==> flow/design.v (excerpt) <==
module solution (
    input clk,
    input rst,
    input row_valid,
    input [281:0] row_data,
    output reg [63:0] splitters_hit,
    output reg done
);
    localparam WIDTH = 141;
    localparam HEIGHT = 142;
    localparam ROW_BITS = 282;
    reg [31:0] y;
    reg [WIDTH-1:0] active_mask;
    reg [ROW_BITS-1:0] current_row_data;
    wire [WIDTH-1:0] next_active;
    wire [15:0]      row_hit_count;  
    genvar i;
    wire [WIDTH-1:0] effective_active;
    wire [WIDTH-1:0] is_split;
    wire [WIDTH-1:0] beam_throwing_left;  
    wire [WIDTH-1:0] beam_throwing_right;  
    wire [WIDTH-1:0] beam_passing_down;    
    generate
        for (i=0; i<WIDTH; i=i+1) begin : cells
            wire [1:0] code = current_row_data[2*i+1 : 2*i];
            assign is_split[i] = (code == 2'd1);
            wire is_source = (code == 2'd2);
            assign effective_active[i] = active_mask[i] | is_source;
            assign beam_throwing_left[i]  = effective_active[i] & is_split[i];
            assign beam_throwing_right[i] = effective_active[i] & is_split[i];
            assign beam_passing_down[i]   = effective_active[i] & (~is_split[i]);
        end
    endgenerate
    generate
        for (i=0; i<WIDTH; i=i+1) begin : routing
            wire from_left;
            wire from_right;
            wire from_up;
            if (i == 0) assign from_left = 0;
            else assign from_left = beam_throwing_right[i-1];  
            if (i == WIDTH-1) assign from_right = 0;
            else assign from_right = beam_throwing_left[i+1];  
            assign from_up = beam_passing_down[i];
            assign next_active[i] = from_left | from_right | from_up;
        end
    endgenerate
    reg [15:0] pop_count;
    integer k;
    always @(*) begin
        pop_count = 0;
        for (k=0; k<WIDTH; k=k+1) begin
  ...
==> flow/config.mk <==
export PLATFORM = sky130hd
export DESIGN_NAME = solution
export DESIGN_NICKNAME = solution
export VERILOG_FILES = /design/flow/design.v
export SDC_FILE = /design/flow/constraint.sdc
export NUM_CORES = 4
export LEC_CHECK = 0
export CAP_MARGIN = 20
export CORE_MARGIN = 2
export CORE_UTILIZATION = 40
export SLEW_MARGIN = 20
==> flow/constraint.sdc <==
create_clock -name core_clock -period 100.0 [get_ports {clk}]
set_input_delay 20.0000 -clock core_clock [delete_from_list [all_inputs] [get_ports {clk}]]
set_output_delay 20.0000 -clock core_clock [all_outputs]
set_load 0.01 [all_outputs]
run.sh (not shown) runs the stock make flow with config.mk's settings and CLKGATE_MAP_FILE=.
The baseline passed the timing, DRC and antenna checks.
Change:
Settings changed: ABC_AREA from default to 0, CORE_UTILIZATION 40 to 58, CTS_CLUSTER_DIAMETER from default to 233, SETUP_SLACK_MARGIN from default to 5.0, TNS_END_PERCENT from default to 5.
Clock period 100.0 ns to 53.8 ns, I/O delays scaled along.
Result:
- The changed run finished with setup timing left
- sequential share of layout area fell by 1.4 points
- final cell count increases by about 15%
- power climbs to 2.7 times its value
- hold slack improves by 13 ps
- setup slack degrades by 38000 ps
- synthesized cell count does not change
- sequential cell count stays the same
- global-route usage rises by 14 points
Change:
Settings changed: ABC_AREA 0 to default, CAP_MARGIN 20 to 35, CORE_UTILIZATION 58 to 72, CTS_CLUSTER_DIAMETER 233 to default, MAX_ROUTING_LAYER from default to met4, SETUP_SLACK_MARGIN 5.0 to default, TNS_END_PERCENT 5 to default.
Clock period 53.8 ns to 49.8 ns, I/O delays scaled along.
What happened: Now the flow died in detailed placement (3_5_place_dp) (DPL-0038). Die size fell by about a fifth. Synthesized cell count is unchanged. Synthesized area is unchanged.
Change:
Settings changed: ABC_AREA from default to 1, CAP_MARGIN 35 to 20, CORE_UTILIZATION 72 to 68, MAX_ROUTING_LAYER met4 to default, PLACE_DENSITY from default to 0.65, TNS_END_PERCENT from default to 5.
Clock period 49.8 ns to 83.1 ns, I/O delays scaled along.
With this change the flow reached the layout checks and failed them: setup timing.
Die area grows by about 3.5%.
Area after synthesis decreases by 2.2%.
Synthesized cell count is higher by 34%.
Change:
Settings changed: ABC_AREA 1 to default, CORE_UTILIZATION 68 to 40, PLACE_DENSITY 0.65 to default, TNS_END_PERCENT 5 to default.
Clock period 83.1 ns to 96.9 ns, I/O delays scaled along.
The changed run finished clean.
Flip-flop count does not change.
Design area barely changes.
Via count goes down by 18%.
Synthesized area came out higher by 2.3%.
Global-route usage decreases by 12 points.
Total power shrinks by 26%.
Setup slack gets better by 13000 ps.
Sequential share of layout area hardly moves.
Power is estimated from default activity; no workload was simulated.
